===== run.sh =====
#!/bin/bash
# the make line also repeats each setting of config.mk as NAME=value (left out here)
make -C /OpenROAD-flow-scripts/flow DESIGN_CONFIG=/design/flow/config.mk WORK_HOME=/design/flow/orfs CLKGATE_MAP_FILE= finish

===== config.mk =====
export PLATFORM = sky130hd
export DESIGN_NAME = FourBitCPU
export DESIGN_NICKNAME = FourBitCPU
export VERILOG_FILES = /design/flow/design.v
export SDC_FILE = /design/flow/constraint.sdc
export NUM_CORES = 4
export LEC_CHECK = 0
export CAP_MARGIN = 20
export CORE_MARGIN = 2
export CORE_UTILIZATION = 10
export SLEW_MARGIN = 20

===== constraint.sdc =====
create_clock -name core_clock -period 12.1 [get_ports {clk}]
set_input_delay 2.4200 -clock core_clock [delete_from_list [all_inputs] [get_ports {clk}]]
set_output_delay 2.4200 -clock core_clock [all_outputs]
set_load 0.01 [all_outputs]

===== design.v =====
`timescale 1ns / 1ps
module FourBitCPU(rst, clk, opcode, address, myinput, myoutput, HLT, s_flag, z_flag, c_flag);
parameter n=4;
localparam DEPTH = 2**n;
input rst, clk;
input [3:0] opcode;
input [n-1:0] address;
input [7:0] myinput;
output reg [7:0] myoutput;
output reg HLT, s_flag, z_flag, c_flag;
reg [n-1:0] stackPoint;
reg [7:0] stackReg [0:DEPTH-1];
reg [7:0] mem [0:DEPTH-1];
reg [4:0] progCount;
integer i;
wire [n-1:0] addrNext = address + 1'b1;
wire [n-1:0] spDec    = stackPoint - 1'b1;
wire [7:0] memA   = mem[address];
wire [7:0] memA1  = mem[addrNext];
wire [7:0] mem0   = mem[0];
wire [7:0] stkTop = stackReg[stackPoint];
wire [8:0] sum    = {1'b0, memA} + {1'b0, myinput};
wire       borrow = (memA < myinput);
wire [7:0] andRes = memA & myinput;
wire [7:0] orRes  = memA | myinput;
wire [7:0] xorRes = memA ^ myinput;
always @(posedge clk)
begin
if (rst)
begin
  for (i=0; i<DEPTH; i=i+1)
    begin
      mem[i] <= i;
      stackReg[i] <= i;
    end
  c_flag <= 0;
  z_flag <= 0;
  s_flag <= 0;
  myoutput <= 0;
  HLT <= 0;
  progCount <= 0;
  stackPoint <= 4'b1110;
end
else if (progCount < 16 && !HLT)
begin
progCount <= progCount + 1;
case(opcode)
4'b0000:       
begin
  {c_flag, myoutput} <= sum;
  if (memA == 0) z_flag <= 1;
  s_flag <= 1'b0;
end
4'b0001:       
begin
  s_flag <= borrow;
  c_flag <= borrow;
  z_flag <= (memA == 0);
  myoutput <= memA;
end
4'b0010:       
begin
  mem[address] <= memA1;
  mem[addrNext] <= memA;
  myoutput <= memA1;
end
4'b0011:       
begin
  mem[address] <= mem0;
  if (mem0 == 0) z_flag <= 1;
  myoutput <= mem0;
end
4'b0100:       
begin
  myoutput <= memA >> 1;
end
4'b0101:       
begin
  mem[address] <= myinput;
  myoutput <= myinput;
  z_flag <= (myinput == 0);
end
4'b0110:       
begin
  myoutput <= memA;
  z_flag <= (memA == 0);
end
4'b0111:       
begin
  mem[address] <= andRes;
  myoutput <= andRes;
  if (andRes == 0) z_flag <= 1;
end
4'b1000:       
begin
  c_flag <= 0;
  z_flag <= 0;
  s_flag <= 0;
  myoutput <= memA;
end
4'b1001:       
begin
  mem[address] <= orRes;
  myoutput <= orRes;
  z_flag <= (orRes == 0);
  c_flag <= 1'b0;
  s_flag <= 1'b0;
end
4'b1010:       
begin
  mem[address] <= xorRes;
  myoutput <= xorRes;
  z_flag <= (xorRes == 0);
  c_flag <= 1'b0;
  s_flag <= 1'b0;
end
4'b1011:       
begin
  stackPoint <= spDec;
  stackReg[spDec] <= memA;
  myoutput <= memA;
end
4'b1100:       
begin
  mem[address] <= stkTop;
  stackPoint <= stackPoint + 1'b1;
  myoutput <= stkTop;
end
4'b1101:       
begin
  myoutput <= memA << 1;
  z_flag <= (memA == 0);
end
4'b1110:       
begin
  mem[address] <= ~memA;
  myoutput <= ~memA;
end
4'b1111:       
begin
  HLT <= 1'b1;
end
default: myoutput <= 0;
endcase
end
end
endmodule

==> results of run 1 <==
per-stage QoR:
step	power, W	hold WS (ns)	area, um^2
3_5_place_dp	0.00159	0.455	19400
2_1_floorplan	0.00142	0.471	16600
4_1_cts	0.00261	0.466	20500
6_report	0.00261	0.460	20500
5_1_grt	0.00268	0.495	20500
3_3_place_gp	0.00159	0.451	19400
layout make-up:
cell class	count	area [um^2]
Clock inverter	20	185
Multi-Input combinational cell	983	7800
Clock buffer	41	908
Sequential cell	281	8190
Tap cell	2189	2740
Timing Repair Buffer	60	510
Fill cell	18617	145000
Inverter	37	139
Antenna cell	1	2.50
per-layer routing:
layer / up-vias / share of wire, %
li1: 5540 / -
met1: 6541 / 39
met2: 866 / 46
met3: 133 / 12
met4: 10 / 3.4
met5: - / 0.097
==> reports/summary.txt, run 1 <==
outcome: finished clean
NumNets Final: 1453
vias per inst: 3.62
depth of the CTS H-tree: 2
Synth area leader: edfxtp_1
placement row count: 149
CP max-delay cell: a211oi_2
final core utilization: 12.4%
non-filler cells, final: 3612
fmax: 146 MHz
vias: 13090
Synthesized Nets: 1476
number of global-route vias before repair: 12552
clk sinks: 281
PnR worst setup slack: 5.24 ns
post-CTS setup buffer count: 0
synth cell count leaders: edfxtp_1 (256), nor2_1 (188), nand2_1 (133)
Final min period: 6.86 ns
Critical Path AT: 7.13 ns
Final period util: 56.7%
Longest Clk Path Bufs: 3
area grow syn2layout: 23.2%
Crit. path cell count: 12
P_comb: 0.000469 W
sequential power share: 42.6%
ys cells: 1421
top cells by area: edfxtp_1 (46%), mux4_2 (14%), o22ai_1 (4.4%)
Worst-Margin Slew: 1.16 ns
Worst Hold Endpoint: myoutput[5]$_SDFFE_PP0P_
Mux cell area share: 15.7%
DRT iter0 DRCs: 1833
Port Buf Inserts: 29
fa+ha+maj area frac: 2.83%
Post-DRT Antenna Nets: 0
clock skew: 0.0234 ns
Post-Synth XOR/XNOR Area: 0.836%
grt met3 use: 2.10%
Top Usage Layer GRT: met2
Flops after synth: 281
Main logic family: multiplexers
die height: 412 um
crit-path max FO: 40
CTS tree: yes
CP Capture Type: flop
crit path to: mem[7][3]$_DFFE_PP_
Detailed Route WL: 58.9 mm
FP Util: 10.1%
CP Cell Sequence: buf_4 -> buf_4 -> mux4_2 -> a22o_1 -> a221oi_4 -> buf_4 -> ha_1 -> inv_1 -> o221ai_1 -> a211oi_2 -> buf_4 -> o22ai_1
largest net degree at the start of global routing: 71
VDD IR-drop max: 0.0000723 V
Routability Congestion: 0.932
asr flop ratio synth: 0%
Fin. Hold Viols: 0
clock power share: 39.4%
Synth Cell Area: 16600 um^2
Reg2Reg Depth: 12
GRT met2 Usage: 10.6%
dpl hpwl: 40.5 mm
count of pins over their slew limit: 0
switching share of total power: 29.2%
critical path data required time: 12.37 ns
Combinational Power Share: 18.0%
Area leader share: 46.3%
cell mode on critical path: buf_4
max cap viols: 0
NetSw: 0.000763 W
area of the die: 169000 um^2
R2R Path End: mem[11][4]$_DFFE_PP_
routed length per instance: 16.3 um
cts hold-fix bufs: 0
crit path buf inv count: 5
GR Overflow Total: 0
global-route wire length before repair: 86.8 mm
cells resized by post-CTS repair: 0
CP delay by family, top: buffers and inverters
clk slew on worst S/H paths: 0.05 ns
aggregate global-route resource usage: 6.76%
Setup WS pre-CTS: 4.74 ns
Top pwr grp: sequential cells
area fraction in compound gates: 14.7%
yosys simple share: 12.2%
Hold Startpoint: myoutput[5]$_SDFFE_PP0P_
LEAKAGE: 6.00 nW
initial antenna violation count: 6
I/O pin total: 30
YS warnings: 1
DRC viols: 0
Synth Area per Inst: 11.7 um^2
min-delay worst type: flop to flop
yosys stat area: 16600 um^2
Core Area: 165000 um^2
Distinct cells, synth: 71
cell with the most instances after synthesis: edfxtp_1
reg2reg start: mem[10][4]$_DFFE_PP_
number of enable flip-flop cells: 256
Dominant flop cell: edfxtp_1
Sequential Power: 0.00111 W
Critical Path Start Type: input pin
P_clk: 0.00103 W
critical setup path kind: input pin to flop
max_slew headroom: 22.5%
Synth Instances: 1421
CP startpoint: address[0]
Root Driver: clkbuf_16
placed instance count: 3550
Post-synth seq share: 49.3%
final setup violation count: 0
max incr delay on CP: 0.67 ns
tool warnings: 50
drt pass-1 iters: 9
RSZ-0062 raised after global routing: no
Latency at later pin: 0.55 ns
Pint: 0.00185 W
pwr dens: 127 nW/um^2
setup tns final: 0 ns
Die W: 412 um
CTS Buf Count: 35
worst reg2reg setup slack: 7.75 ns
Worst Hold Path Cells: 2
GRT met1 Usage: 8.73%
==> inputs of run 2 (changes only) <==
- CELL_PAD_IN_SITES_GLOBAL_PLACEMENT: not set -> 0
- CORE_ASPECT_RATIO: not set -> 1.06
- CORE_UTILIZATION: 10 -> 66
- GPL_ROUTABILITY_DRIVEN: not set -> 1
- GPL_TIMING_DRIVEN: not set -> 1
- SETUP_SLACK_MARGIN: not set -> -0.31
- TNS_END_PERCENT: not set -> 95
- clock period: 12.1 -> 3.18 ns (I/O delays scaled with it)
==> run 2 against run 1 <==
The layout now fails its checks (setup timing). Setup slack got worse by 5.5 ns. Sequential share of layout area fell by 1.6 points. Synthesized cell count did not move. Largest power group unchanged. Power rose to 4.0 times the previous value. Count of clock-buffer cells in the layout fell by 6. Area after synthesis did not move. Via count rose by 25%. Highest routed layer unchanged. Global-route usage rose by 46 points. Critical path type is now flop to flop. Clock power rose to 3.6 times the previous value. Die area fell by 84%. Register-to-register slack got worse by 8.1 ns. Critical endpoint is now myoutput[6]$_SDFFE_PP0P_. Cell area rose by 4.2%.
==> reports/summary.txt, run 2 <==
outcome: failed layout checks
Fail Reasons: setup timing
P_clk: 0.00367 W (+260%)
synth cell count leaders: edfxtp_1 (256), nor2_1 (188), nand2_1 (133)
Post-synth seq share: 49.3% (unchanged)
clk sinks: 281 (unchanged)
Combinational Power Share: 24.7% (+6.7 points)
Post-DRT Antenna Nets: 0 (unchanged)
ys cells: 1421 (unchanged)
Area leader share: 46.3% (unchanged)
Flops after synth: 281 (unchanged)
LEAKAGE: 7.83 nW (+30%)
Setup WS pre-CTS: -1.12 ns (-5.86 ns)
Synth Area per Inst: 11.7 um^2 (unchanged)
NetSw: 0.00318 W (+320%)
aggregate global-route resource usage: 53.1% (+46 points)
non-filler cells, final: 2098 (-42%)
Critical Path Start Type: flop
global-route wire length before repair: 102 mm (+18%)
Synth Instances: 1421 (unchanged)
drt pass-1 iters: 7 (-2)
Final min period: 3.48 ns
Top pwr grp: sequential cells
fa+ha+maj area frac: 2.83% (unchanged)
VDD IR-drop max: 0.000588 V (+710%)
CP Cell Sequence: mux4_2 -> a22o_4 -> a221oi_4 -> buf_4 -> ha_1 -> a22o_1 -> a221oi_1 -> o221ai_1 -> a221oi_2 -> buf_4 -> o41ai_1
cell mode on critical path: buf_4
setup tns final: -25.05 ns (-25.05 ns)
Critical Path AT: 3.94 ns (-3.19 ns)
DRT iter0 DRCs: 3299 (+80%)
Reg2Reg Depth: 11 (-1)
DRC viols: 0 (unchanged)
CP max-delay cell: mux4_2
CP Capture Type: flop
max cap viols: 0 (unchanged)
fmax: 287 MHz
number of global-route vias before repair: 16278 (+30%)
Detailed Route WL: 70.2 mm (+19%)
routed length per instance: 33.5 um (+110%)
PnR worst setup slack: -0.304 ns (-5.54 ns)
yosys simple share: 12.2% (unchanged)
cell with the most instances after synthesis: edfxtp_1
vias per inst: 7.82 (+120%)
initial antenna violation count: 2 (-4)
Pint: 0.00732 W (+300%)
worst reg2reg setup slack: -0.30 ns (-8.05 ns)
Fin. Hold Viols: 0 (unchanged)
Synthesized Nets: 1476 (unchanged)
Sequential Power: 0.00424 W (+280%)
I/O pin total: 30 (unchanged)
Sequential Area: 8190 um^2 (unchanged)
largest net degree at the start of global routing: 40 (-44%)
top cells by area: edfxtp_1 (46%), mux4_2 (14%), o22ai_1 (4.4%)
Mux cell area share: 15.7% (unchanged)
NumNets Final: 1799 (+24%)
number of enable flip-flop cells: 256 (unchanged)
hold_ws: 0.473 ns (+0.0135 ns)
GR Overflow Total: 0 (unchanged)
crit path to: myoutput[6]$_SDFFE_PP0P_
yosys stat area: 16600 um^2 (unchanged)
reg2reg start: mem[2][6]$_DFFE_PP_
P_comb: 0.00259 W (+450%)
depth of the CTS H-tree: 1 (-1)
CP startpoint: mem[2][6]$_DFFE_PP_
Die W: 158 um (-62%)
YS warnings: 1 (unchanged)
crit-path max FO: 3 (-93%)
clock skew: 0.0488 ns (+0.0254 ns)
Distinct cells, synth: 71 (unchanged)
final setup violation count: 123 (+123)
Root Driver: clkbuf_16
placed instance count: 2035 (-43%)
final core utilization: 86.5% (+74 points)
Worst Hold Path Cells: 2 (unchanged)
Longest Clk Path Bufs: 3 (unchanged)
cts hold-fix bufs: 0 (unchanged)
vias: 16409 (+25%)
area fraction in compound gates: 14.7% (unchanged)
R2R Path End: myoutput[6]$_SDFFE_PP0P_
logic area: 8010 um^2 (+2.7%)
count of pins over their slew limit: 0 (unchanged)
dpl hpwl: 46.2 mm (+14%)
Core Area: 24700 um^2 (-85%)
asr flop ratio synth: 0% (unchanged)
max_slew headroom: 54.9% (+32 points)
Routability Congestion: 1.06 (+14%)
clock power share: 34.9% (-4.5 points)
FILL cells: 1152 (-94%)
max incr delay on CP: 0.54 ns (-0.13 ns)
Worst Hold Endpoint: myoutput[6]$_SDFFE_PP0P_
Main logic family: multiplexers
Synth Cell Area: 16600 um^2 (unchanged)
clk slew on worst S/H paths: 0.07 ns (+0.02 ns)
area of the die: 26500 um^2 (-84%)
Crit. path cell count: 11 (-1)
switching share of total power: 30.3% (+1.1 points)
tool warnings: 53 (+6.0%)
critical setup path kind: flop to flop
crit path buf inv count: 2 (-3)
CTS tree: yes
Latency at later pin: 0.61 ns (+0.06 ns)
FP Util: 67.4% (+57 points)
CP delay by family, top: AND-OR/OR-AND gates
Hold Startpoint: myoutput[6]$_SDFFE_PP0P_
area grow syn2layout: 28.4%
Port Buf Inserts: 29 (unchanged)
Synth area leader: edfxtp_1
pwr dens: 492 nW/um^2 (+290%)
die height: 167 um (-59%)
number of diodes: 0 (-1)
min-delay worst type: flop to flop
CTS Buf Count: 28 (-20%)
Post-Synth XOR/XNOR Area: 0.836% (unchanged)
placement row count: 59 (-60%)
Worst-Margin Slew: 0.676 ns (-0.481 ns)
sequential power share: 40.4% (-2.2 points)
Final period util: 110% (+53 points)
critical path data required time: 3.64 ns (-8.73 ns)
Dominant flop cell: edfxtp_1
-- run 2: cell type report --
type | instances | area share, %
clock buffers | 35 | 3.55
multi-input cells | 983 | 37.5
flip-flops and latches | 281 | 38.4
repair buffers | 413 | 16.7
well taps | 335 | 1.97
inverters | 37 | 0.698
clock inverters | 14 | 1.11
-- run 2: timing repair --
item,CTS,global route
pin swaps,10,4
gates resized,21,11
endpoints found under the setup margin,82,46
setup buffers,17,2
gates cloned,1,1
-- run 2: per-stage QoR --
step	power [W]	instance area (um^2)
2_1_floorplan	0.00553	17100
3_3_place_gp	0.00651	20000
3_5_place_dp	0.00657	20000
4_1_cts	0.0102	21300
5_1_grt	0.0106	21300
6_report	0.0105	21300
-- run 2: layer usage --
metal | up-vias | track usage (%) | wire [um]
met1 | 7509 | 64.5 | 20800
li1 | 6226 | - | -
met5 | - | 0 | 84
met3 | 672 | 18.5 | 11900
met4 | 6 | 37.5 | 7030
met2 | 1996 | 79.1 | 30400
==> inputs of run 3 (changes only) <==
- CAP_MARGIN: 20 -> 15
- CELL_PAD_IN_SITES_GLOBAL_PLACEMENT: 0 -> 2
- CORE_ASPECT_RATIO: 1.06 -> 0.62
- CORE_UTILIZATION: 66 -> 28
- CTS_CLUSTER_SIZE: not set -> 25
- MIN_ROUTING_LAYER: not set -> met1
- PLACE_DENSITY_LB_ADDON: not set -> 0.05
- SETUP_SLACK_MARGIN: -0.31 -> not set
- SLEW_MARGIN: 20 -> 25
- TNS_END_PERCENT: 95 -> 40
- clock period: 3.18 -> 5.4 ns (I/O delays scaled with it)
==> run 3 against run 2 <==
The run now finishes clean. Sequential cell count unchanged. Via count decreased by 19%. Worst hold slack got worse by 0.013 ns. Critical endpoint is now mem[11][6]$_DFFE_PP_.
==> reports/summary.txt, run 3 <==
Root Driver: clkbuf_16
VDD IR-drop max: 0.000262 V (-55%)
area of the die: 61400 um^2 (+130%)
max incr delay on CP: 0.64 ns (+0.10 ns)
Post-DRT Antenna Nets: 0 (unchanged)
routed length per instance: 32.4 um (-3.2%)
Dominant flop cell: edfxtp_1
area fraction in compound gates: 14.7% (unchanged)
I/O pin total: 30 (unchanged)
CP Cell Sequence: buf_4 -> buf_4 -> mux4_2 -> a22o_1 -> a221oi_4 -> inv_1 -> ha_1 -> nor3_1 -> o21ai_0 -> a21oi_1 -> a21oi_1 -> a211oi_1 -> o21a_1 -> buf_4 -> o22ai_1
crit-path max FO: 20 (+17)
max_slew headroom: 28.3% (-27 points)
area grow syn2layout: 15.8%
grt met3 use: 7.84% (-11 points)
dpl hpwl: 54.2 mm (+17%)
Pint: 0.00409 W (-44%)
Area leader share: 46.3% (unchanged)
GR Overflow Total: 0 (unchanged)
CTS Buf Count: 31 (+11%)
GRT met2 Usage: 30.1% (-49 points)
Synth Cell Area: 16600 um^2 (unchanged)
vias per inst: 5.82 (-26%)
number of diodes: 0 (unchanged)
Post-synth seq share: 49.3% (unchanged)
tool warnings: 50 (-5.7%)
CP startpoint: address[0]
fmax: 220 MHz
cell with the most instances after synthesis: edfxtp_1
Port Buf Inserts: 29 (unchanged)
LEAKAGE: 6.32 nW (-19%)
outcome: finished clean
pwr dens: 310 nW/um^2 (-37%)
CP delay by family, top: AND-OR/OR-AND gates
dpl cell area: 18200 um^2 (-8.8%)
DRT iter0 DRCs: 1645 (-50%)
P_comb: 0.00124 W (-52%)
number of global-route vias before repair: 12743 (-22%)
Top Usage Layer GRT: met1
Hold Startpoint: myoutput[3]$_SDFFE_PP0P_
P_clk: 0.00223 W (-39%)
yosys simple share: 12.2% (unchanged)
NetSw: 0.00188 W (-41%)
number of enable flip-flop cells: 256 (unchanged)
Worst-Margin Slew: 1.07 ns (+0.391 ns)
Fin. Hold Viols: 0 (unchanged)
fa+ha+maj area frac: 2.83% (unchanged)
Die W: 313 um (+98%)
switching share of total power: 31.5% (+1.2 points)
critical setup path kind: input pin to flop
CTS tree: yes
Flops after synth: 281 (unchanged)
Critical Path Start Type: input pin
Latency at later pin: 0.64 ns (+0.03 ns)
Synth area leader: edfxtp_1
asr flop ratio synth: 0% (unchanged)
Detailed Route WL: 74.1 mm (+5.6%)
CP Capture Type: flop
Longest Clk Path Bufs: 3 (unchanged)
FILL cells: 5937 (+420%)
Worst Hold Path Cells: 2 (unchanged)
Synth Area per Inst: 11.7 um^2 (unchanged)
drt pass-1 iters: 7 (unchanged)
sequential power share: 41.9% (+1.5 points)
clk sinks: 281 (unchanged)
vias: 13321 (-19%)
Routability Congestion: 0.911 (-14%)
clock power share: 37.4% (+2.5 points)
final setup violation count: 0 (-100%)
Final min period: 4.54 ns
clk slew on worst S/H paths: 0.07 ns (about the same)
Post-Synth XOR/XNOR Area: 0.836% (unchanged)
Reg2Reg Depth: 14 (+3)
FP Util: 28.3% (-39 points)
Mux cell area share: 15.7% (unchanged)
worst reg2reg setup slack: 1.43 ns (+1.73 ns)
aggregate global-route resource usage: 23.8% (-29 points)
placement row count: 70 (+19%)
depth of the CTS H-tree: 1 (unchanged)
post-CTS setup buffer count: 0 (-17)
NumNets Final: 1527 (-15%)
Top pwr grp: sequential cells
Final period util: 84.0% (-26 points)
crit path buf inv count: 4 (+2)
min-delay worst type: flop to flop
RSZ-0062 raised after global routing: no
crit path to: mem[11][6]$_DFFE_PP_
Combinational Power Share: 20.7% (-4.0 points)
yosys stat area: 16600 um^2 (unchanged)
critical path data required time: 5.72 ns (+2.08 ns)
GRT met1 Usage: 38.6% (-26 points)
DRC viols: 0 (unchanged)
max cap viols: 0 (unchanged)
Main logic family: multiplexers
Worst Hold Endpoint: myoutput[3]$_SDFFE_PP0P_
die height: 196 um (+17%)
Critical Path AT: 4.85 ns (+0.91 ns)
count of pins over their slew limit: 0 (unchanged)
global-route wire length before repair: 103 mm (+1.2%)
initial antenna violation count: 3 (+1)
clock skew: 0.0467 ns (-0.00210 ns)
cts hold-fix bufs: 0 (unchanged)
setup tns final: 0 ns (+25.05 ns)
Distinct cells, synth: 71 (unchanged)
top cells by area: edfxtp_1 (46%), mux4_2 (14%), o22ai_1 (4.4%)
post-route cell area: 19200 um^2 (-9.8%)
synth cell count leaders: edfxtp_1 (256), nor2_1 (188), nand2_1 (133)
Core Area: 58800 um^2 (+140%)
Crit. path cell count: 15 (+4)
R2R Path End: c_flag$_SDFFE_PP0P_
CP max-delay cell: mux4_2
reg2reg start: mem[0][1]$_DFFE_PP_
Sequential Power: 0.00250 W (-41%)
YS warnings: 1 (unchanged)
largest net degree at the start of global routing: 40 (unchanged)
cell mode on critical path: buf_4
cells resized by post-CTS repair: 0 (-100%)
Synth Instances: 1421 (unchanged)
Synthesized Nets: 1476 (unchanged)
ys cells: 1421 (unchanged)
-- run 3: stage by stage --
stage / setup slack (ns) / utilization (%) / std cells / power, W / hold WS, ns
after floorplan: 0.546 / - / 1421 / 0.00319 / 0.471
after global placement: 0.283 / 31.0 / 2231 / 0.00378 / 0.457
after detailed placement: 0.324 / 31.0 / 2231 / 0.00376 / 0.457
after CTS: 0.983 / 32.8 / 2288 / 0.00601 / 0.469
after global routing: 0.716 / 32.8 / 2288 / 0.00616 / 0.485
final: 0.863 / 32.8 / 2288 / 0.00597 / 0.460
-- run 3: cell type report --
| class | count | area, um^2 | area share, % |
|---|---|---|---|
| multi-input cells | 983 | 7800 | 40.5 |
| repair buffers | 138 | 1120 | 5.82 |
| clock inverters | 14 | 185 | 0.962 |
| flip-flops and latches | 281 | 8190 | 42.6 |
| well taps | 792 | 991 | 5.15 |
| inverters | 37 | 139 | 0.722 |
| clock buffers | 43 | 821 | 4.26 |
-- run 3: per-layer routing --
metal,vias to the layer above,part of all wire [%]
li1,5702,-
met5,-,0.066
met1,6914,50
met4,2,1.6
met2,627,38
met3,76,10
==> inputs of run 4 (changes only) <==
- CAP_MARGIN: 15 -> 20
- CELL_PAD_IN_SITES_GLOBAL_PLACEMENT: 2 -> 0
- CORE_ASPECT_RATIO: 0.62 -> 1.06
- CORE_UTILIZATION: 28 -> 68
- CTS_CLUSTER_SIZE: 25 -> 32
- MIN_ROUTING_LAYER: met1 -> not set
- PLACE_DENSITY_LB_ADDON: 0.05 -> not set
- SETUP_SLACK_MARGIN: not set -> 0.01
- SLEW_MARGIN: 25 -> 15
- TNS_END_PERCENT: 40 -> 95
- clock period: 5.4 -> 3.21 ns (I/O delays scaled with it)
==> run 4 against run 3 <==
The run now fails in global routing (5_1_grt). Die area down 58%. Area after synthesis unchanged. Synthesized cell count unchanged.
==> reports/summary.txt, run 4 <==
die height: 165 um (-16%)
depth of the CTS H-tree: 1 (unchanged)
top cells by area: edfxtp_1 (46%), mux4_2 (14%), o22ai_1 (4.4%)
Mux cell area share: 15.7% (unchanged)
Main logic family: multiplexers
yosys simple share: 12.2% (unchanged)
Die W: 156 um (-50%)
Root Driver: clkbuf_16
stage reached: global routing (5_1_grt)
placement row count: 58 (-17%)
number of enable flip-flop cells: 256 (unchanged)
Post-synth seq share: 49.3% (unchanged)
Core Area: 23900 um^2 (-59%)
fa+ha+maj area frac: 2.83% (unchanged)
synth cell count leaders: edfxtp_1 (256), nor2_1 (188), nand2_1 (133)
Port Buf Inserts: 29 (unchanged)
CTS Buf Count: 29 (-6.5%)
Flops after synth: 281 (unchanged)
FP Util: 69.6% (+41 points)
dpl hpwl: 46.3 mm (-14%)
asr flop ratio synth: 0% (unchanged)
ys cells: 1421 (unchanged)
GR Overflow Total: 25
cts hold-fix bufs: 0 (unchanged)
outcome: stopped before the end
Longest Clk Path Bufs: 3 (unchanged)
Dominant flop cell: edfxtp_1
yosys stat area: 16600 um^2 (unchanged)
YS warnings: 1 (unchanged)
Post-Synth XOR/XNOR Area: 0.836% (unchanged)
Distinct cells, synth: 71 (unchanged)
Log Error: [ERROR GRT-0116] Global routing finished with congestion. Check the congestion regions in the DRC Viewer.
Synth Instances: 1421 (unchanged)
Synth area leader: edfxtp_1
area of the die: 25700 um^2 (-58%)
placed instance count: 1988 (-11%)
Synth Area per Inst: 11.7 um^2 (unchanged)
I/O pin total: 30 (unchanged)
area fraction in compound gates: 14.7% (unchanged)
aggregate global-route resource usage: 72.9%
Area leader share: 46.3% (unchanged)
cell with the most instances after synthesis: edfxtp_1
Synth Cell Area: 16600 um^2 (unchanged)
Routability Congestion: 1.08 (+18%)
clk sinks: 281 (unchanged)
Synthesized Nets: 1476 (unchanged)
[run 4: per-stage QoR]
stage / setup WS, ns / instance area, um^2
after floorplan: -0.475 / 17200
after global placement: -0.796 / 20000
after detailed placement: -0.872 / 20000
after CTS: -0.264 / 22100
[run 4: layer usage]
| metal | GRT overflow | track usage [%] |
|---|---|---|
| met1 | 2 | 74.4 |
| met2 | 3 | 90.8 |
| met3 | 4 | 55.7 |
| met4 | 16 | 69.0 |
| met5 | 0 | 29.0 |
[run 4: repair_timing]
item	4_1_cts
gates cloned	5
resized	126
hold endpoints to repair	0
buffers inserted	35
pin swaps	41
setup endpoints to repair	139
==> inputs of run 5 (changes only) <==
- CELL_PAD_IN_SITES_GLOBAL_PLACEMENT: 0 -> not set
- CORE_ASPECT_RATIO: 1.06 -> not set
- CORE_UTILIZATION: 68 -> 40
- CTS_CLUSTER_SIZE: 32 -> not set
- GPL_ROUTABILITY_DRIVEN: 1 -> not set
- GPL_TIMING_DRIVEN: 1 -> not set
- SETUP_SLACK_MARGIN: 0.01 -> not set
- SLEW_MARGIN: 15 -> 20
- TNS_END_PERCENT: 95 -> not set
- clock period: 3.21 -> 8.0 ns (I/O delays scaled with it)
==> run 5 against run 4 <==
The run now finishes clean. Area after synthesis unchanged. Synthesized cell count unchanged. Die area up 68%.
==> reports/summary.txt, run 5 <==
count of pins over their slew limit: 0
uppermost routed layer: met4
cells resized by post-CTS repair: 0 (-100%)
Crit. path cell count: 9
CP Cell Sequence: clkdlybuf4s50_1 -> nor2b_2 -> a221oi_4 -> buf_4 -> ha_1 -> a2bb2oi_1 -> a21oi_1 -> a221oi_4 -> a22oi_1
Synth Cell Area: 16600 um^2 (unchanged)
Mux cell area share: 15.7% (unchanged)
setup tns final: 0 ns
Detailed Route WL: 54.1 mm
Die W: 208 um (+33%)
I/O pin total: 30 (unchanged)
sequential power share: 43.0%
min-delay worst type: flop to flop
Post-Synth XOR/XNOR Area: 0.836% (unchanged)
Pint: 0.00279 W
number of global-route vias before repair: 12526
Latency at later pin: 0.59 ns
Combinational Power Share: 18.2%
Final period util: 70.1%
max incr delay on CP: 0.88 ns
LEAKAGE: 6.00 nW
FP Util: 40.6% (-29 points)
synth cell count leaders: edfxtp_1 (256), nor2_1 (188), nand2_1 (133)
top cells by area: edfxtp_1 (46%), mux4_2 (14%), o22ai_1 (4.4%)
Setup WS pre-CTS: 1.88 ns (+2.75 ns)
worst reg2reg setup slack: 3.68 ns
Synth area leader: edfxtp_1
reg2reg start: mem[0][0]$_DFFE_PP_
critical setup path kind: input pin to flop
asr flop ratio synth: 0% (unchanged)
vias per inst: 6.62
placement row count: 74 (+28%)
RSZ-0062 raised after global routing: no
Area leader share: 46.3% (unchanged)
Flops after synth: 281 (unchanged)
YS warnings: 1 (unchanged)
yosys simple share: 12.2% (unchanged)
CP delay by family, top: AND-OR/OR-AND gates
Routability Congestion: 1.05 (-2.7%)
number of enable flip-flop cells: 256 (unchanged)
crit-path max FO: 39
die height: 208 um (+26%)
number of diodes: 0
NumNets Final: 1450
tool warnings: 50
CP max-delay cell: clkdlybuf4s50_1
placed instance count: 1894 (-4.7%)
max_slew headroom: 29.3%
crit path to: mem[11][0]$_DFFE_PP_
Synth Instances: 1421 (unchanged)
CTS Buf Count: 31 (+6.9%)
Worst Hold Endpoint: myoutput[5]$_SDFFE_PP0P_
global-route wire length before repair: 81.4 mm
aggregate global-route resource usage: 24.7%
Final min period: 5.61 ns
area of the die: 43200 um^2 (+68%)
VDD IR-drop max: 0.000165 V
Core Area: 40900 um^2 (+71%)
initial antenna violation count: 0
Post-DRT Antenna Nets: 0
crit path buf inv count: 2
P_clk: 0.00152 W
largest net degree at the start of global routing: 41
area fraction in compound gates: 14.7% (unchanged)
depth of the CTS H-tree: 1 (unchanged)
Synthesized Nets: 1476 (unchanged)
Worst-Margin Slew: 1.06 ns
Main logic family: multiplexers
pwr dens: 212 nW/um^2
clk sinks: 281 (unchanged)
DRC viols: 0
Dominant flop cell: edfxtp_1
CP startpoint: address[2]
GR Overflow Total: 0
vias: 12920
cell mode on critical path: a221oi_4
Longest Clk Path Bufs: 3 (unchanged)
Root Driver: clkbuf_16
Synth Area per Inst: 11.7 um^2 (unchanged)
critical path data required time: 8.27 ns
ys cells: 1421 (unchanged)
Met3 Routed Length: 5.29 mm
FILL cells: 3769
PnR worst setup slack: 2.39 ns
drt pass-1 iters: 6
Post-synth seq share: 49.3% (unchanged)
clk slew on worst S/H paths: 0.06 ns
DRT iter0 DRCs: 1866
P_comb: 0.000709 W
Critical Path Start Type: input pin
cts hold-fix bufs: 0 (unchanged)
Sequential Power: 0.00168 W
outcome: finished clean
CTS tree: yes
final setup violation count: 0
dpl hpwl: 36.6 mm (-21%)
area grow syn2layout: 10.8%
NetSw: 0.00112 W
clock skew: 0.0119 ns
Port Buf Inserts: 29 (unchanged)
switching share of total power: 28.6%
clock power share: 38.9%
R2R Path End: mem[11][0]$_DFFE_PP_
cell with the most instances after synthesis: edfxtp_1
CP Capture Type: flop
yosys stat area: 16600 um^2 (unchanged)
Critical Path AT: 5.88 ns
Worst Hold Path Cells: 2
Distinct cells, synth: 71 (unchanged)
Hold Startpoint: myoutput[5]$_SDFFE_PP0P_
fmax: 178 MHz
Fin. Hold Viols: 0
met2 WL: 25.1 mm
fa+ha+maj area frac: 2.83% (unchanged)
Reg2Reg Depth: 9
max cap viols: 0
routed length per instance: 27.7 um
post-CTS setup buffer count: 0 (-100%)
met1 wire length: 21.4 mm
Top pwr grp: sequential cells
non-filler cells, final: 1952
[run 5: cell type report]
type	instances	area (um^2)	area share (%)
flip-flops and latches	281	8190	44.5
clock inverters	26	298	1.62
clock buffers	32	779	4.23
repair buffers	61	543	2.95
inverters	37	139	0.754
well taps	532	666	3.61
multi-input cells	983	7800	42.4
[run 5: routing by layer]
| layer | track usage, % | vias to the layer above |
|---|---|---|
| met4 | 9.93 | 0 |
| li1 | - | 5535 |
| met2 | 39.1 | 822 |
| met5 | 0 | - |
| met1 | 33.9 | 6405 |
| met3 | 4.37 | 158 |
[run 5: per-stage QoR]
step | hold WS, ns | utilization [%] | total power, W | instance area (um^2)
4_1_cts | 0.469 | 45.0 | 0.00390 | 18400
5_1_grt | 0.480 | 45.0 | 0.00402 | 18400
6_report | 0.460 | 45.0 | 0.00390 | 18400
3_3_place_gp | 0.447 | 42.3 | 0.00239 | 17300
2_1_floorplan | 0.471 | - | 0.00215 | 16600
3_5_place_dp | 0.461 | 42.4 | 0.00240 | 17300
==> inputs of run 6 (changes only) <==
- CELL_PAD_IN_SITES_GLOBAL_PLACEMENT: not set -> 0
- CORE_ASPECT_RATIO: not set -> 1.06
- CORE_UTILIZATION: 40 -> 72
- CTS_CLUSTER_SIZE: not set -> 34
- GPL_ROUTABILITY_DRIVEN: not set -> 1
- GPL_TIMING_DRIVEN: not set -> 1
- SETUP_SLACK_MARGIN: not set -> 0.01
- SLEW_MARGIN: 20 -> 15
- TNS_END_PERCENT: not set -> 95
- clock period: 8.0 -> 3.2 ns (I/O delays scaled with it)
==> run 6 against run 5 <==
Area after synthesis unchanged. Die area down 44%. Synthesized cell count unchanged. The flow now stops in global routing (5_1_grt).
==> reports/summary.txt, run 6 <==
dpl hpwl: 44.8 mm (+22%)
Core Area: 22800 um^2 (-44%)
synth cell count leaders: edfxtp_1 (256), nor2_1 (188), nand2_1 (133)
Mux cell area share: 15.7% (unchanged)
aggregate global-route resource usage: 116%
Dominant flop cell: edfxtp_1
die height: 160 um (-23%)
Routability Congestion: 1.15 (+9.7%)
cts hold-fix bufs: 0 (unchanged)
ys cells: 1421 (unchanged)
asr flop ratio synth: 0% (unchanged)
Distinct cells, synth: 71 (unchanged)
dpl cell area: 19700 um^2 (+14%)
fa+ha+maj area frac: 2.83% (unchanged)
Synth area leader: edfxtp_1
Synth Area per Inst: 11.7 um^2 (unchanged)
Main logic family: multiplexers
FP Util: 72.8% (+32 points)
Synthesized Nets: 1476 (unchanged)
depth of the CTS H-tree: 1 (unchanged)
Setup WS pre-CTS: -0.815 ns (-2.69 ns)
yosys simple share: 12.2% (unchanged)
Synth Instances: 1421 (unchanged)
CTS Buf Count: 28 (-9.7%)
Port Buf Inserts: 29 (unchanged)
cell with the most instances after synthesis: edfxtp_1
number of enable flip-flop cells: 256 (unchanged)
Synth Cell Area: 16600 um^2 (unchanged)
Post-synth seq share: 49.3% (unchanged)
Log Error: [ERROR GRT-0232] Routing congestion too high. Check the congestion heatmap in the GUI.
yosys stat area: 16600 um^2 (unchanged)
outcome: stopped before the end
Die W: 152 um (-27%)
Area leader share: 46.3% (unchanged)
Flops after synth: 281 (unchanged)
placed instance count: 1944 (+2.6%)
YS warnings: 1 (unchanged)
Longest Clk Path Bufs: 3 (unchanged)
area fraction in compound gates: 14.7% (unchanged)
I/O pin total: 30 (unchanged)
Post-Synth XOR/XNOR Area: 0.836% (unchanged)
GR Overflow Total: 3424
clk sinks: 281 (unchanged)
placement row count: 57 (-23%)
Root Driver: clkbuf_16
area of the die: 24300 um^2 (-44%)
top cells by area: edfxtp_1 (46%), mux4_2 (14%), o22ai_1 (4.4%)
stage reached: global routing (5_1_grt)
[run 6: layer usage]
layer / overflow / global-route usage (%)
met1: 196 / 99.8
met2: 2258 / 145
met3: 186 / 95.9
met4: 741 / 127
met5: 43 / 86.5
[run 6: what timing repair did]
action | 4_1_cts
pin swaps | 35
endpoints found under the setup margin | 138
resized | 82
gates cloned | 5
setup buffers | 32
[run 6: per-stage QoR]
step	power (W)	setup TNS, ns
2_1_floorplan	0.00552	-35.12
4_1_cts	0.0104	-5.37
3_3_place_gp	0.00641	-101.35
3_5_place_dp	0.00649	-115.06
==> inputs of run 7 (changes only) <==
- CELL_PAD_IN_SITES_GLOBAL_PLACEMENT: 0 -> 3
- CORE_ASPECT_RATIO: 1.06 -> 0.62
- CORE_UTILIZATION: 72 -> 28
- CTS_CLUSTER_SIZE: 34 -> not set
- PLACE_DENSITY_LB_ADDON: not set -> 0.05
- clock period: 3.2 -> 3.91 ns (I/O delays scaled with it)
==> run 7 against run 6 <==
Now clean on timing, DRC and antenna. Area after synthesis unchanged. Die area rose to 2.5 times the previous value. Synthesized cell count did not move.
==> reports/summary.txt, run 7 <==
outcome: finished clean
count of pins over their slew limit: 0
clk sinks: 281 (unchanged)
post-CTS setup buffer count: 0 (-100%)
routed length per instance: 30.6 um
Dominant flop cell: edfxtp_1
switching share of total power: 31.5%
crit path buf inv count: 4
Distinct cells, synth: 71 (unchanged)
vias: 13902
ys cells: 1421 (unchanged)
critical setup path kind: flop to flop
P_comb: 0.00205 W
critical path data required time: 4.25 ns
pwr dens: 398 nW/um^2
YS warnings: 1 (unchanged)
drt pass-1 iters: 5
max incr delay on CP: 0.51 ns
P_clk: 0.00292 W
NumNets Final: 1723
CTS Buf Count: 31 (+11%)
asr flop ratio synth: 0% (unchanged)
R2R Path End: mem[11][0]$_DFFE_PP_
Synth area leader: edfxtp_1
CP startpoint: mem[8][0]$_DFFE_PP_
dpl hpwl: 56.9 mm (+27%)
global-route wire length before repair: 107 mm
Synth Area per Inst: 11.7 um^2 (unchanged)
yosys stat area: 16600 um^2 (unchanged)
Post-DRT Antenna Nets: 0
tool warnings: 51
aggregate global-route resource usage: 24.6%
final setup violation count: 0
min-delay worst type: flop to flop
Main logic family: multiplexers
CTS tree: yes
cell with the most instances after synthesis: edfxtp_1
clk slew on worst S/H paths: 0.06 ns
reg2reg start: mem[8][0]$_DFFE_PP_
LEAKAGE: 7.42 nW
depth of the CTS H-tree: 1 (unchanged)
Crit. path cell count: 14
VDD IR-drop max: 0.000333 V
Combinational Power Share: 24.3%
yosys simple share: 12.2% (unchanged)
crit-path max FO: 16
Pint: 0.00577 W
synth cell count leaders: edfxtp_1 (256), nor2_1 (188), nand2_1 (133)
top cells by area: edfxtp_1 (46%), mux4_2 (14%), o22ai_1 (4.4%)
fmax: 263 MHz
I/O pin total: 30 (unchanged)
Area leader share: 46.3% (unchanged)
max_slew headroom: 40.8%
initial antenna violation count: 2
clock power share: 34.7%
GR Overflow Total: 0
Final period util: 97.2%
number of global-route vias before repair: 13679
Top pwr grp: sequential cells
Port Buf Inserts: 29 (unchanged)
clock skew: 0.0421 ns
Post-Synth XOR/XNOR Area: 0.836% (unchanged)
sequential power share: 41.0%
CP Cell Sequence: mux4_2 -> a22o_1 -> a221oi_4 -> inv_1 -> ha_1 -> buf_4 -> o21ai_0 -> buf_4 -> a22oi_1 -> o21ai_1 -> a21oi_1 -> a221oi_4 -> buf_12 -> a22oi_1
Synth Instances: 1421 (unchanged)
vias per inst: 5.59
Synth Cell Area: 16600 um^2 (unchanged)
worst reg2reg setup slack: 0.11 ns
Die W: 313 um (+110%)
setup tns final: 0 ns
Worst-Margin Slew: 0.886 ns
DRT iter0 DRCs: 1701
Critical Path AT: 4.14 ns
Core Area: 58800 um^2 (+160%)
fa+ha+maj area frac: 2.83% (unchanged)
largest net degree at the start of global routing: 61
Root Driver: clkbuf_16
Critical Path Start Type: flop
FP Util: 28.3% (-45 points)
DRC viols: 0
area of the die: 61400 um^2 (+150%)
Synthesized Nets: 1476 (unchanged)
Hold Startpoint: myoutput[3]$_SDFFE_PP0P_
Mux cell area share: 15.7% (unchanged)
crit path to: mem[11][0]$_DFFE_PP_
Post-synth seq share: 49.3% (unchanged)
Latency at later pin: 0.64 ns
number of enable flip-flop cells: 256 (unchanged)
Worst Hold Endpoint: myoutput[3]$_SDFFE_PP0P_
area grow syn2layout: 27.3%
hold_ws: 0.455 ns
placement row count: 70 (+23%)
CP max-delay cell: mux4_2
CP delay by family, top: AND-OR/OR-AND gates
die height: 196 um (+22%)
Reg2Reg Depth: 14
Routability Congestion: 0.918 (-20%)
NetSw: 0.00266 W
max cap viols: 0
CP Capture Type: flop
Detailed Route WL: 75.9 mm
Sequential Power: 0.00345 W
area fraction in compound gates: 14.7% (unchanged)
RSZ-0062 raised after global routing: no
Longest Clk Path Bufs: 3 (unchanged)
Final min period: 3.80 ns
Fin. Hold Viols: 0
Flops after synth: 281 (unchanged)
Worst Hold Path Cells: 2
## run 7: metrics by stage
| stage | area (um^2) | setup slack, ns | utilization (%) | total power (W) | std cells |
|---|---|---|---|---|---|
| after CTS | 21100 | 0.0172 | 35.9 | 0.00844 | 2482 |
| after global placement | 20100 | -0.582 | 34.2 | 0.00553 | 2425 |
| after global routing | 21200 | 0.0115 | 36.0 | 0.00870 | 2484 |
| final | 21200 | 0.108 | 36.0 | 0.00843 | 2485 |
| after floorplan | 16800 | -0.0775 | - | 0.00443 | 1421 |
| after detailed placement | 20100 | -0.651 | 34.2 | 0.00551 | 2425 |
## run 7: routing by layer
metal	part of all wire, %	up-vias	global-route usage, %
met3	9.3	62	7.65
met5	0.017	-	0
met2	38	545	32.1
met4	1.8	2	4.15
met1	51	7194	39.1
li1	-	6099	-
## run 7: final cells by class
class | count | area (um^2)
antenna | 1 | 2.50
multi-input combinational | 983 | 7820
timing repair buffer | 334 | 3040
tap | 792 | 991
fill | 5823 | 37600
clock inverter | 22 | 178
sequential | 281 | 8190
inverter | 37 | 139
clock buffer | 35 | 791
## run 7: timing repair
item / CTS / global route
hold endpoints to repair: 0 / 0
setup endpoints to repair: 0 / 19
gates resized: 0 / 7
hold buffers: 0 / 0
==> inputs of run 8 (changes only) <==
- CAP_MARGIN: 20 -> 15
- CTS_CLUSTER_SIZE: not set -> 25
- MIN_ROUTING_LAYER: not set -> met2
- SETUP_SLACK_MARGIN: 0.01 -> not set
- SLEW_MARGIN: 15 -> 25
- TNS_END_PERCENT: 95 -> 100
- clock period: 3.91 -> 5.4 ns (I/O delays scaled with it)
==> run 8 against run 7 <==
Critical path depth unchanged. Sequential share of layout area up 3.9 points. Wire length up 3.0%. Cell count down 8.3%. Cell area down 9.1%. Largest power group unchanged.
==> reports/summary.txt, run 8 <==
cells resized by post-CTS repair: 0 (unchanged)
CTS Buf Count: 31 (unchanged)
crit path to: mem[15][6]$_DFFE_PP_
Detailed Route WL: 78.2 mm (+3.0%)
FILL cells: 5954 (+2.2%)
clock power share: 36.9% (+2.2 points)
depth of the CTS H-tree: 1 (unchanged)
outcome: finished clean
crit path buf inv count: 4 (unchanged)
largest net degree at the start of global routing: 42 (-31%)
NumNets Final: 1513 (-12%)
post-route cell area: 19200 um^2 (-9.1%)
Core Area: 58800 um^2 (unchanged)
CP startpoint: address[0]
Area leader share: 46.3% (unchanged)
dpl cell area: 18200 um^2 (-9.3%)
LEAKAGE: 6.28 nW (-15%)
post-CTS setup buffer count: 0 (unchanged)
DRT iter0 DRCs: 3437 (+100%)
Synth Instances: 1421 (unchanged)
setup tns final: 0 ns (unchanged)
placed instance count: 2217 (-8.6%)
Critical Path Start Type: input pin
asr flop ratio synth: 0% (unchanged)
vias per inst: 7.74 (+38%)
Crit. path cell count: 14 (unchanged)
fa+ha+maj area frac: 2.83% (unchanged)
VDD IR-drop max: 0.000269 V (-19%)
P_clk: 0.00225 W (-23%)
max cap viols: 0 (unchanged)
Post-synth seq share: 49.3% (unchanged)
switching share of total power: 33.5% (+1.9 points)
top cells by area: edfxtp_1 (46%), mux4_2 (14%), o22ai_1 (4.4%)
FP Util: 28.3% (unchanged)
DRC viols: 0 (unchanged)
Reg2Reg Depth: 13 (-1)
CP Cell Sequence: buf_4 -> buf_4 -> mux4_2 -> a221oi_4 -> inv_1 -> ha_1 -> nor3_1 -> o21ai_0 -> a21oi_1 -> a21oi_1 -> a211oi_1 -> o21a_1 -> buf_4 -> o22ai_1
Synth Cell Area: 16600 um^2 (unchanged)
cts hold-fix bufs: 0 (unchanged)
count of pins over their slew limit: 0 (unchanged)
CP max-delay cell: mux4_2
Final period util: 88.5% (-8.7 points)
worst reg2reg setup slack: 1.03 ns (+0.92 ns)
Final min period: 4.78 ns
Die W: 313 um (unchanged)
aggregate global-route resource usage: 38.0% (+13 points)
Flops after synth: 281 (unchanged)
CP delay by family, top: AND-OR/OR-AND gates
clk sinks: 281 (unchanged)
Sequential Power: 0.00250 W (-28%)
Pint: 0.00406 W (-30%)
CP Capture Type: flop
clk slew on worst S/H paths: 0.07 ns (about the same)
final setup violation count: 0 (unchanged)
Critical Path AT: 5.12 ns (+0.98 ns)
Main logic family: multiplexers
ys cells: 1421 (unchanged)
reg2reg start: mem[0][6]$_DFFE_PP_
P_comb: 0.00135 W (-34%)
pwr dens: 318 nW/um^2 (-20%)
critical setup path kind: input pin to flop
Root Driver: clkbuf_16
synth cell count leaders: edfxtp_1 (256), nor2_1 (188), nand2_1 (133)
Fin. Hold Viols: 0 (unchanged)
dpl hpwl: 52.9 mm (-7.0%)
area of the die: 61400 um^2 (unchanged)
Hold Startpoint: myoutput[3]$_SDFFE_PP0P_
Routability Congestion: 1.07 (+16%)
placement row count: 70 (unchanged)
I/O pin total: 30 (unchanged)
area fraction in compound gates: 14.7% (unchanged)
yosys simple share: 12.2% (unchanged)
Dominant flop cell: edfxtp_1
clock skew: 0.0360 ns (-0.00614 ns)
die height: 196 um (unchanged)
max_slew headroom: 30.2% (-11 points)
min-delay worst type: flop to flop
Distinct cells, synth: 71 (unchanged)
critical path data required time: 5.74 ns (+1.49 ns)
Port Buf Inserts: 29 (unchanged)
fmax: 209 MHz
CTS tree: yes
global-route wire length before repair: 109 mm (+2.1%)
Longest Clk Path Bufs: 3 (unchanged)
Worst-Margin Slew: 1.04 ns (+0.156 ns)
NetSw: 0.00204 W (-23%)
area grow syn2layout: 15.7%
crit-path max FO: 18 (+2)
vias: 17643 (+27%)
Top pwr grp: sequential cells
Post-DRT Antenna Nets: 0 (unchanged)
Synth Area per Inst: 11.7 um^2 (unchanged)
number of enable flip-flop cells: 256 (unchanged)
Synth area leader: edfxtp_1
Synthesized Nets: 1476 (unchanged)
cell with the most instances after synthesis: edfxtp_1
Mux cell area share: 15.7% (unchanged)
R2R Path End: mem[15][6]$_DFFE_PP_
max incr delay on CP: 0.69 ns (+0.18 ns)
Worst Hold Endpoint: myoutput[3]$_SDFFE_PP0P_
tool warnings: 50 (-2.0%)
cell mode on critical path: buf_4
initial antenna violation count: 0 (-2)
non-filler cells, final: 2278 (-8.3%)
drt pass-1 iters: 13 (+8)
RSZ-0062 raised after global routing: no
routed length per instance: 34.3 um (+12%)
YS warnings: 1 (unchanged)
sequential power share: 41.0% (about the same)
number of global-route vias before repair: 20392 (+49%)
Latency at later pin: 0.66 ns (+0.02 ns)
yosys stat area: 16600 um^2 (unchanged)
GR Overflow Total: 0 (unchanged)
Post-Synth XOR/XNOR Area: 0.836% (unchanged)
Combinational Power Share: 22.1% (-2.2 points)
Worst Hold Path Cells: 2 (unchanged)
==> run 8: per-layer routing <==
layer / up-vias / wire length [um] / GRT usage [%]
met4: 65 / 5400 / 6.59
met1: 5751 / 0 / -
met2: 5670 / 32800 / 38.1
li1: 5612 / - / -
met5: - / 1890 / 28.1
met3: 545 / 38100 / 58.1
==> run 8: cell type report <==
type	instances	area (um^2)	area share, %
Antenna cell	5	12.5	0.0651
Clock buffer	41	813	4.23
Clock inverter	15	164	0.853
Inverter	37	139	0.723
Multi-Input combinational cell	983	7800	40.6
Sequential cell	281	8190	42.6
Tap cell	792	991	5.16
Timing Repair Buffer	124	1110	5.78
==> run 8: metrics by stage <==
step	setup slack [ns]	total power (W)	hold slack (ns)	utilization (%)
2_1_floorplan	0.546	0.00319	0.471	-
6_report	0.619	0.00610	0.459	32.7
4_1_cts	0.992	0.00596	0.463	32.7
5_1_grt	0.511	0.00621	0.475	32.7
3_3_place_gp	0.263	0.00380	0.448	31.0
3_5_place_dp	0.337	0.00378	0.454	31.0
==> inputs of run 9 (changes only) <==
- CAP_MARGIN: 15 -> 20
- CELL_PAD_IN_SITES_GLOBAL_PLACEMENT: 3 -> 0
- CORE_ASPECT_RATIO: 0.62 -> 1.06
- CORE_UTILIZATION: 28 -> 72
- CTS_CLUSTER_SIZE: 25 -> 36
- MIN_ROUTING_LAYER: met2 -> not set
- PLACE_DENSITY_LB_ADDON: 0.05 -> not set
- SETUP_SLACK_MARGIN: not set -> 0.01
- SLEW_MARGIN: 25 -> 15
- TNS_END_PERCENT: 100 -> 95
- clock period: 5.4 -> 3.21 ns (I/O delays scaled with it)
==> run 9 against run 8 <==
The run now fails in global routing (5_1_grt). Die area down 60%. Area after synthesis unchanged. Synthesized cell count unchanged.
==> reports/summary.txt, run 9 <==
aggregate global-route resource usage: 111%
Port Buf Inserts: 29 (unchanged)
Core Area: 22800 um^2 (-61%)
CTS Buf Count: 28 (-9.7%)
Root Driver: clkbuf_16
YS warnings: 1 (unchanged)
asr flop ratio synth: 0% (unchanged)
Synth Instances: 1421 (unchanged)
Synthesized Nets: 1476 (unchanged)
Log Error: [ERROR GRT-0232] Routing congestion too high. Check the congestion heatmap in the GUI.
Flops after synth: 281 (unchanged)
I/O pin total: 30 (unchanged)
depth of the CTS H-tree: 1 (unchanged)
Routability Congestion: 1.07 (-0.15%)
yosys simple share: 12.2% (unchanged)
Post-synth seq share: 49.3% (unchanged)
Area leader share: 46.3% (unchanged)
number of enable flip-flop cells: 256 (unchanged)
Synth Cell Area: 16600 um^2 (unchanged)
Mux cell area share: 15.7% (unchanged)
stage reached: global routing (5_1_grt)
Synth Area per Inst: 11.7 um^2 (unchanged)
area of the die: 24300 um^2 (-60%)
area fraction in compound gates: 14.7% (unchanged)
Synth area leader: edfxtp_1
yosys stat area: 16600 um^2 (unchanged)
cell with the most instances after synthesis: edfxtp_1
Main logic family: multiplexers
Post-Synth XOR/XNOR Area: 0.836% (unchanged)
die height: 160 um (-18%)
dpl hpwl: 45.9 mm (-13%)
cts hold-fix bufs: 0 (unchanged)
synth cell count leaders: edfxtp_1 (256), nor2_1 (188), nand2_1 (133)
outcome: stopped before the end
fa+ha+maj area frac: 2.83% (unchanged)
GR Overflow Total: 2814
clk sinks: 281 (unchanged)
placement row count: 57 (-19%)
top cells by area: edfxtp_1 (46%), mux4_2 (14%), o22ai_1 (4.4%)
Longest Clk Path Bufs: 3 (unchanged)
Distinct cells, synth: 71 (unchanged)
Dominant flop cell: edfxtp_1
ys cells: 1421 (unchanged)
Die W: 152 um (-52%)
placed instance count: 1958 (-12%)
FP Util: 72.8% (+45 points)
[run 9: timing repair]
| item | in CTS |
|---|---|
| gates cloned | 6 |
| buffers inserted | 29 |
| setup endpoints to repair | 124 |
| pin swaps | 38 |
| gates resized | 91 |
[run 9: through the flow]
stage | setup TNS, ns | setup slack [ns] | utilization [%] | power (W) | cell area (um^2)
after CTS | -2.75 | -0.135 | 94.6 | 0.0101 | 21600
after floorplan | -33.98 | -0.475 | - | 0.00551 | 17200
after detailed placement | -106.59 | -0.787 | 86.9 | 0.00650 | 19800
after global placement | -84.67 | -0.714 | 86.9 | 0.00642 | 19800
[run 9: routing by layer]
layer / GRT usage (%) / GRT overflow
met5: 75.2 / 8
met3: 89.3 / 108
met1: 97.3 / 127
met2: 139 / 1946
met4: 121 / 625
==> inputs of run 10 (changes only) <==
- ABC_AREA: not set -> 1
- CELL_PAD_IN_SITES_GLOBAL_PLACEMENT: 0 -> 1
- CORE_ASPECT_RATIO: 1.06 -> 0.6
- CORE_MARGIN: 2 -> 6
- CORE_UTILIZATION: 72 -> 40
- CTS_CLUSTER_DIAMETER: not set -> 365
- CTS_CLUSTER_SIZE: 36 -> 75
- GPL_ROUTABILITY_DRIVEN: 1 -> not set
- GPL_TIMING_DRIVEN: 1 -> not set
- HOLD_SLACK_MARGIN: not set -> -0.02
- MIN_ROUTING_LAYER: not set -> met2
- SETUP_SLACK_MARGIN: 0.01 -> not set
- SLEW_MARGIN: 15 -> 20
- TNS_END_PERCENT: 95 -> 85
- clock period: 3.21 -> 3.73 ns (I/O delays scaled with it)
==> run 10 against run 9 <==
The flow again stops in global routing (5_1_grt). Synthesized cell count rose by 67%. Area after synthesis rose by 7.2%. Die area rose by 110%.
==> reports/summary.txt, run 10 <==
stage reached: global routing (5_1_grt)
yosys stat area: 17800 um^2 (+7.2%)
Longest Clk Path Bufs: 3 (unchanged)
Main logic family: simple AND/OR/NAND/NOR gates
CTS Buf Count: 7 (-75%)
FP Util: 40.8% (-32 points)
asr flop ratio synth: 0% (unchanged)
outcome: stopped before the end
aggregate global-route resource usage: 55.3%
Flops after synth: 281 (unchanged)
Synth Instances: 2369 (+67%)
I/O pin total: 30 (unchanged)
yosys simple share: 28.9% (+17 points)
placed instance count: 3152 (+61%)
Port Buf Inserts: 29 (unchanged)
placement row count: 59 (+3.5%)
YS warnings: 1 (unchanged)
die height: 175 um (+9.4%)
GR Overflow Total: 119
Synthesized Nets: 2424 (+64%)
Post-synth seq share: 46.0% (-3.3 points)
Post-Synth XOR/XNOR Area: 0.492% (-0.34 points)
ys cells: 2369 (+67%)
dpl hpwl: 60.2 mm (+31%)
Synth Cell Area: 17800 um^2 (+7.2%)
Synth Area per Inst: 7.52 um^2 (-36%)
number of enable flip-flop cells: 256 (unchanged)
Root Driver: clkbuf_16
depth of the CTS H-tree: 1 (unchanged)
area fraction in compound gates: 13.7% (-0.99 points)
Routability Congestion: 1.17 (+9.9%)
Dominant flop cell: edfxtp_1
clk sinks: 281 (unchanged)
Setup WS pre-CTS: -0.668 ns (+0.120 ns)
Area leader share: 43.1% (-3.1 points)
synth cell count leaders: nand2_1 (753), nor2_1 (295), edfxtp_1 (256)
Mux cell area share: 0% (-16 points)
Distinct cells, synth: 46 (-35%)
fa+ha+maj area frac: 2.64% (-0.19 points)
top cells by area: edfxtp_1 (43%), nand2_1 (16%), nor2_1 (6.2%)
Synth area leader: edfxtp_1
cts hold-fix bufs: 0 (unchanged)
cell with the most instances after synthesis: nand2_1
Die W: 284 um (+88%)
Log Error: [ERROR GRT-0116] Global routing finished with congestion. Check the congestion regions in the DRC Viewer.
Core Area: 43600 um^2 (+91%)
area of the die: 49900 um^2 (+110%)
## run 10: per-stage QoR
stage               util, %  hold WS (ns)  instance area (um^2)
floorplan                 -         0.439                 17800
global placement       47.8         0.464                 20800
detailed placement     47.8         0.463                 20800
CTS                    48.2         0.489                 21000
## run 10: layer usage
| layer | overflow | GRT usage, % |
|---|---|---|
| met1 | - | - |
| met2 | 0 | 57.3 |
| met5 | 22 | 49.1 |
| met3 | 95 | 78.5 |
| met4 | 2 | 16.2 |
## run 10: what timing repair did
| action | in CTS |
|---|---|
| gates resized | 1 |
| pin swaps | 0 |
| buffers inserted | 0 |
| endpoints found under the setup margin | 1 |
==> inputs of run 11 (changes only) <==
- ABC_AREA: 1 -> not set
- CAP_MARGIN: 20 -> 15
- CELL_PAD_IN_SITES_GLOBAL_PLACEMENT: 1 -> 3
- CORE_ASPECT_RATIO: 0.6 -> 0.69
- CORE_MARGIN: 6 -> 2
- CORE_UTILIZATION: 40 -> 69
- CTS_CLUSTER_DIAMETER: 365 -> not set
- CTS_CLUSTER_SIZE: 75 -> 25
- GPL_ROUTABILITY_DRIVEN: not set -> 1
- GPL_TIMING_DRIVEN: not set -> 0
- HOLD_SLACK_MARGIN: -0.02 -> not set
- MAX_ROUTING_LAYER: not set -> met4
- PLACE_DENSITY_LB_ADDON: not set -> 0.05
- SLEW_MARGIN: 20 -> 25
- TNS_END_PERCENT: 85 -> 40
- clock period: 3.73 -> 5.4 ns (I/O delays scaled with it)
==> run 11 against run 10 <==
The run fails in global placement without I/O (3_1_place_gp_skip_io). Die area shrank 49%. Synthesized cell count shrank 40%. Area after synthesis shrank 6.7%.
==> reports/summary.txt, run 11 <==
outcome: stopped before the end
stage reached: global placement without I/O (3_1_place_gp_skip_io)
Log Error: [ERROR FLW-0024] Place density exceeds 1.0 (current PLACE_DENSITY_LB_ADDON =  0.05). Please check if the value of  PLACE_DENSITY_LB_ADDON is between 0 and 0.99.
synth cell count leaders: edfxtp_1 (256), nor2_1 (188), nand2_1 (133)
Synthesized Nets: 1476 (-39%)
Die W: 191 um (-33%)
yosys simple share: 12.2% (-17 points)
die height: 133 um (-24%)
yosys stat area: 16600 um^2 (-6.7%)
Core Area: 23800 um^2 (-45%)
Synth Area per Inst: 11.7 um^2 (+55%)
YS warnings: 1 (unchanged)
fa+ha+maj area frac: 2.83% (+0.19 points)
Mux cell area share: 15.7% (+16 points)
Main logic family: multiplexers
Post-synth seq share: 49.3% (+3.3 points)
Dominant flop cell: edfxtp_1
Flops after synth: 281 (unchanged)
Distinct cells, synth: 71 (+54%)
placement row count: 47 (-20%)
ys cells: 1421 (-40%)
Area leader share: 46.3% (+3.1 points)
Synth area leader: edfxtp_1
Synth Cell Area: 16600 um^2 (-6.7%)
number of enable flip-flop cells: 256 (unchanged)
cell with the most instances after synthesis: edfxtp_1
top cells by area: edfxtp_1 (46%), mux4_2 (14%), o22ai_1 (4.4%)
Post-Synth XOR/XNOR Area: 0.836% (+0.34 points)
asr flop ratio synth: 0% (unchanged)
area of the die: 25400 um^2 (-49%)
area fraction in compound gates: 14.7% (+0.99 points)
Synth Instances: 1421 (-40%)
FP Util: 69.8% (+29 points)
==> inputs of run 12 (changes only) <==
- CAP_MARGIN: 15 -> 20
- CELL_PAD_IN_SITES_GLOBAL_PLACEMENT: 3 -> not set
- CORE_ASPECT_RATIO: 0.69 -> not set
- CORE_UTILIZATION: 69 -> 64
- CTS_CLUSTER_SIZE: 25 -> not set
- GPL_ROUTABILITY_DRIVEN: 1 -> not set
- GPL_TIMING_DRIVEN: 0 -> not set
- MAX_ROUTING_LAYER: met4 -> not set
- MIN_ROUTING_LAYER: met2 -> not set
- PLACE_DENSITY_LB_ADDON: 0.05 -> not set
- SETUP_SLACK_MARGIN: not set -> 1.63
- SLEW_MARGIN: 25 -> 20
- TNS_END_PERCENT: 40 -> not set
- clock period: 5.4 -> 5.98 ns (I/O delays scaled with it)
==> run 12 against run 11 <==
Die area increased by 7.5%. Area after synthesis stayed put. Now clean on timing, DRC and antenna. Synthesized cell count is the same.
==> reports/summary.txt, run 12 <==
outcome: finished clean
Synth Cell Area: 16600 um^2 (unchanged)
crit path buf inv count: 4
Detailed Route WL: 54.0 mm
setup tns final: 0 ns
Synthesized Nets: 1476 (unchanged)
min-delay worst type: flop to flop
R2R Path End: mem[3][6]$_DFFE_PP_
Core Area: 25300 um^2 (+6.3%)
placed instance count: 1723
synth cell count leaders: edfxtp_1 (256), nor2_1 (188), nand2_1 (133)
number of enable flip-flop cells: 256 (unchanged)
global-route wire length before repair: 80.1 mm
fa+ha+maj area frac: 2.83% (unchanged)
Fin. Hold Viols: 0
vias: 13376
CP Cell Sequence: buf_2 -> buf_4 -> mux4_2 -> a22o_1 -> a221oi_4 -> inv_1 -> ha_1 -> nor3_1 -> o21ai_0 -> a21oi_1 -> a21oi_1 -> a211oi_2 -> o21a_1 -> buf_4 -> o22ai_1
Mux cell area share: 15.7% (unchanged)
Synth Instances: 1421 (unchanged)
number of diodes: 0
ys cells: 1421 (unchanged)
depth of the CTS H-tree: 1
count of pins over their slew limit: 0
LEAKAGE: 6.10 nW
VDD IR-drop max: 0.000321 V
critical path data required time: 6.27 ns
yosys stat area: 16600 um^2 (unchanged)
Distinct cells, synth: 71 (unchanged)
Die W: 165 um (-13%)
Reg2Reg Depth: 13
clk sinks: 281
NetSw: 0.00147 W
cell with the most instances after synthesis: edfxtp_1
DRT iter0 DRCs: 1954
DRC viols: 0
asr flop ratio synth: 0% (unchanged)
number of global-route vias before repair: 12770
Worst Hold Path Cells: 2
Flops after synth: 281 (unchanged)
vias per inst: 7.54
GR Overflow Total: 0
NumNets Final: 1481
CTS Buf Count: 29
clock power share: 35.2%
Area leader share: 46.3% (unchanged)
fmax: 237 MHz
routed length per instance: 30.4 um
drt pass-1 iters: 8
Port Buf Inserts: 29
yosys simple share: 12.2% (unchanged)
aggregate global-route resource usage: 40.2%
dpl hpwl: 36.7 mm
crit path to: mem[3][6]$_DFFE_PP_
RSZ-0062 raised after global routing: no
switching share of total power: 29.3%
Synth Area per Inst: 11.7 um^2 (unchanged)
CP startpoint: address[1]
P_clk: 0.00176 W
clk slew on worst S/H paths: 0.06 ns
Combinational Power Share: 19.8%
max_slew headroom: 41.3%
Post-Synth XOR/XNOR Area: 0.836% (unchanged)
Post-synth seq share: 49.3% (unchanged)
Post-DRT Antenna Nets: 0
placement row count: 58 (+23%)
I/O pin total: 30
Synth area leader: edfxtp_1
Top pwr grp: sequential cells
pwr dens: 273 nW/um^2
Dominant flop cell: edfxtp_1
total power: 0.00500 W
area fraction in compound gates: 14.7% (unchanged)
max incr delay on CP: 0.32 ns
Main logic family: multiplexers
reg2reg start: mem[0][6]$_DFFE_PP_
CP max-delay cell: mux4_2
final setup violation count: 0
CP delay by family, top: AND-OR/OR-AND gates
non-filler cells, final: 1775
hold_ws: 0.454 ns
Critical Path AT: 4.50 ns
Worst Hold Endpoint: myoutput[3]$_SDFFE_PP0P_
top cells by area: edfxtp_1 (46%), mux4_2 (14%), o22ai_1 (4.4%)
Root Driver: clkbuf_16
CTS tree: yes
Pint: 0.00353 W
worst reg2reg setup slack: 2.27 ns
Longest Clk Path Bufs: 3
sequential power share: 45.1%
critical setup path kind: input pin to flop
FP Util: 65.6% (-4.2 points)
Critical Path Start Type: input pin
Latency at later pin: 0.58 ns
Final period util: 70.4%
Hold Startpoint: myoutput[3]$_SDFFE_PP0P_
crit-path max FO: 16
initial antenna violation count: 1
largest net degree at the start of global routing: 49
P_comb: 0.000988 W
clock skew: 0.0150 ns
Routability Congestion: 1.06
FILL cells: 1709
Crit. path cell count: 15
YS warnings: 1 (unchanged)
tool warnings: 54
max cap viols: 0
Worst-Margin Slew: 0.858 ns
die height: 165 um (+24%)
CP Capture Type: flop
Sequential Power: 0.00225 W
final core utilization: 72.3%
Final min period: 4.21 ns
area grow syn2layout: 10.2%
area of the die: 27300 um^2 (+7.5%)
[run 12: timing repair]
| action | CTS | global route |
|---|---|---|
| gates resized | 10 | 20 |
| endpoints found under the setup margin | 139 | 76 |
| pin swaps | 0 | 3 |
| hold buffers | 0 | 0 |
| buffers inserted | 0 | 2 |
[run 12: layer usage]
metal,wire (um),part of all wire [%],GRT usage (%),vias to the layer above
met1,19200,36,54.2,6410
met5,13,0.024,0,-
met2,24500,45,62.0,1144
met3,7330,14,10.6,217
li1,-,-,-,5603
met4,2940,5.5,18.1,2
[run 12: metrics by stage]
step           cell area, um^2  worst slack, ns
2_1_floorplan            16800             1.58
3_3_place_gp             17300            0.548
3_5_place_dp             17300            0.530
4_1_cts                  18200             1.60
5_1_grt                  18300             1.63
6_report                 18300             1.77
[run 12: cell type report]
| type | count | area (um^2) | share of cell area [%] |
|---|---|---|---|
| Sequential cell | 281 | 8190 | 44.7 |
| Multi-Input combinational cell | 983 | 7850 | 42.9 |
| Timing Repair Buffer | 94 | 815 | 4.45 |
| Clock buffer | 33 | 741 | 4.05 |
| Tap cell | 330 | 413 | 2.26 |
| Clock inverter | 17 | 165 | 0.902 |
| Inverter | 37 | 139 | 0.759 |
Power and IR drop assume default switching activity.
